## adpll_ctr
module adpll_ctr
   (
    input                     rst,
    input                     clk,
    input                     valid,
    input [5-1:0] address,
    input [26-1:0] wdata,
    input                     wstrb,
    output [1:0]              rdata,
    output reg                ready,
    input                     data_mod,  
    output                    dco_pd,
    output reg [1:0]          dco_osc_gain,
    output [4:0]              dco_c_l_rall,
    output [4:0]              dco_c_l_row,
    output [4:0]              dco_c_l_col,
    output [15:0]             dco_c_m_rall,
    output [15:0]             dco_c_m_row,
    output [15:0]             dco_c_m_col,
    output [15:0]             dco_c_s_rall,
    output [15:0]             dco_c_s_row,
    output [15:0]             dco_c_s_col,
    output                    tdc_pd,
    output                    tdc_pd_inj,
    output reg [2:0]          tdc_ctr_freq,
    input [6:0]               tdc_ripple_count,
    input [15:0]              tdc_phase
    );
   always @(posedge clk, posedge rst) begin
     if (rst)
       ready <= 1'b0;
     else
       ready <= valid;
   end
   reg                        rst_soft;
   reg [26-1:0]            FCW;
   reg [1:0]                  adpll_mode;
   reg                        en;
   reg [3:0]                  alpha_l;
   reg [3:0]                  alpha_m;
   reg [3:0]                  alpha_s_rx;
  ...
clock: 12.1 ns
lec_check: 0
cap_margin: 20
core_margin: 2
core_utilization: 72
cts_cluster_diameter: 41
cts_cluster_size: 15
place_density: 0.38
setup_slack_margin: 3.47
slew_margin: 20
run.sh (not shown) runs the stock make flow with config.mk's settings and CLKGATE_MAP_FILE=.
The first run ended with an error in detailed placement on DPL-0033.
Next try:
- CORE_UTILIZATION: 72 -> 40
- CTS_CLUSTER_DIAMETER: 41 -> not set
- CTS_CLUSTER_SIZE: 15 -> not set
- PLACE_DENSITY: 0.38 -> 0.6
- SETUP_SLACK_MARGIN: 3.47 -> not set
- clock period: 12.1 -> 39.3 ns (I/O delays scaled with it)
The changed run produced a clean layout.
Area after synthesis is unchanged.
Die area rises by 79%.
Synthesized cell count is unchanged.
Next try:
- CAP_MARGIN: 20 -> 5
- CORE_UTILIZATION: 40 -> 71
- MAX_ROUTING_LAYER: not set -> met4
- clock period: 39.3 -> 19.7 ns (I/O delays scaled with it)
The changed run ended with an error in clock tree synthesis. Die size is lower by 43%. Synthesized area is unchanged. Synthesized cell count is unchanged.
Next try:
- CAP_MARGIN: 5 -> 20
- CORE_UTILIZATION: 71 -> 70
- SETUP_SLACK_MARGIN: not set -> -0.25
- clock period: 19.7 -> 31.2 ns (I/O delays scaled with it)
What happened:
- The new run died in global routing on GRT-0116
- die area grows by 1.4%
- area after synthesis is unchanged
- synthesized cell count stays the same

* * *

v44:
Starting RTL as in the previous note.
Settings: LEC_CHECK=0, CAP_MARGIN=20, CELL_PAD_IN_SITES_DETAIL_PLACEMENT=1, CORE_MARGIN=10, CORE_UTILIZATION=40, CTS_CLUSTER_SIZE=88, HOLD_SLACK_MARGIN=0.04, MIN_ROUTING_LAYER=met1, PLACE_DENSITY=0.43, SETUP_SLACK_MARGIN=5.0, SLEW_MARGIN=20; clock period 40.0 ns.
[inputs] v56 vs v44
==> flow/config.mk <==
export PLATFORM = sky130hd
export DESIGN_NAME = adpll_ctr
export DESIGN_NICKNAME = adpll_ctr
export VERILOG_FILES = /design/flow/design.v
export SDC_FILE = /design/flow/constraint.sdc
export NUM_CORES = 4
export LEC_CHECK = 0
export CAP_MARGIN = 20
export CORE_MARGIN = 2
export CORE_UTILIZATION = 58
export SLEW_MARGIN = 20
==> flow/constraint.sdc <==
create_clock -name core_clock -period 32.3 [get_ports {clk}]
set_input_delay 6.4600 -clock core_clock [delete_from_list [all_inputs] [get_ports {clk}]]
set_output_delay 6.4600 -clock core_clock [all_outputs]
set_load 0.01 [all_outputs]
==> comparison <==
Although v56 finished all stages, its layout failed final checks on negative setup slack.
Setup slack (v56 over v44): decrease, 4.61 ns
v56 vs. v44: count of buffers added by post-CTS timing repair for setup went down by 177.
v44 reports its master of the slowest instance on the critical path as sky130_fd_sc_hd__or4b_4 while v56 reports sky130_fd_sc_hd__fa_1.
Of v56 and v44, the lower standard cell core area belongs to v56.
v44 → v56: largest net degree at the start of global routing went down; global-route usage increased by 12 points relative to the old numbers.
v56 does better than v44 on die footprint.
Relative to v44, number of antenna violations at the first check in global routing has gone down in v56.
v56 vs v44, fraction of met3 tracks used by global routing went up by 3.9 points.
Comparing largest fanout of any net on the critical path for v56 and v44, the bigger number came from v44.
[v56] via count of the first global-routing pass rose 450 relative to v44
The following lists how v30 was set up differently from v56:
-- flow/config.mk --
<<< v56, line 9
export CORE_MARGIN = 2
export CORE_UTILIZATION = 58
export SLEW_MARGIN = 20
>>> v30, line 9
export CORE_MARGIN = 2
export CORE_UTILIZATION = 10
export PLACE_DENSITY = 0.6
export SLEW_MARGIN = 20
==> flow/constraint.sdc <==
create_clock -name core_clock -period 58.8 [get_ports {clk}]
set_input_delay 11.7600 -clock core_clock [delete_from_list [all_inputs] [get_ports {clk}]]
set_output_delay 11.7600 -clock core_clock [all_outputs]
set_load 0.01 [all_outputs]
Findings:
v30 | status: complete | timing, DRC, antenna: pass
Portion of the layout cell area used by non-clock buffers sits lower in v30 than in v56.
Die footprint: v30 worse than v56
Comparing v30 with v56, the total count of hold-check failures in the final report came out essentially unchanged.
Part of the cycle the worst path needs: v56 and v30 compared, higher one is v56
Comparing v56 and v30, the lower routed wire length per instance is on v30.
Slew at the pin closest to its max-slew limit in v30 vs v56: up 0.040 ns
Delta (v30 minus v56): final critical-path setup slack went up by 9.47 ns, post-route standard cell area excluding fillers went down by about 6.6%, routed length on met3 went down by 2.2 mm, all-layer global routing usage went down by 33 points.
Count of clock-buffer cells in the layout is lower on v30
Changes in v6 relative to v30:
-- flow/config.mk --
<<< v30, line 9
export CORE_MARGIN = 2
export CORE_UTILIZATION = 10
export PLACE_DENSITY = 0.6
>>> v6, line 9
export CORE_MARGIN = 2
export CORE_UTILIZATION = 40
export PLACE_DENSITY = 0.6
==> flow/constraint.sdc <==
create_clock -name core_clock -period 40.0 [get_ports {clk}]
set_input_delay 8.0000 -clock core_clock [delete_from_list [all_inputs] [get_ports {clk}]]
set_output_delay 8.0000 -clock core_clock [all_outputs]
set_load 0.01 [all_outputs]
[summary]
v6 reached the end of the flow, and the finished layout is clean on the timing, design-rule and antenna checks. met3 layer usage reported by global route is lower on v30. Diff v30 -> v6: via count went down about 0.4%; worst slack at placement shrank by 10.06 ns. From v30 to v6 the numbers moved as follows: clock-buffer cell count higher, net total in the final layout higher. Total routing usage reported by global routing: v30 and v6 compared, lower one is v30. Per the comparison of v6 with v30, global-route wire length before repair shrank by 4.9%, core utilization grew by 33 points, total instance count after detailed placement shrank by 4509.
Input changes introduced in v16 (baseline for comparison: v6):
-- flow/config.mk --
<<< v6, line 9
export CORE_MARGIN = 2
export CORE_UTILIZATION = 40
export PLACE_DENSITY = 0.6
export SLEW_MARGIN = 20
>>> v16, line 9
export CORE_MARGIN = 2
export CORE_UTILIZATION = 58
export PLACE_DENSITY = 0.6
export SLEW_MARGIN = 20
export TNS_END_PERCENT = 5
==> flow/constraint.sdc <==
create_clock -name core_clock -period 31.1 [get_ports {clk}]
set_input_delay 6.2200 -clock core_clock [delete_from_list [all_inputs] [get_ports {clk}]]
set_output_delay 6.2200 -clock core_clock [all_outputs]
set_load 0.01 [all_outputs]
Findings:
[v16] flow finished | final checks: failed | reasons: negative setup slack. Total of endpoints with negative setup slack in the final report, v16 and v6: larger value in v16. Compared with v6, v16 shows global-route usage higher by 14 points. Delta (v16 minus v6): total routed wirelength now larger, critical path depth shows an increase of 11, post-route clock period utilization grew by 5.8 points, critical path's largest stage delay shows a reduction of 0.07 ns, met1 capacity usage during global routing higher.
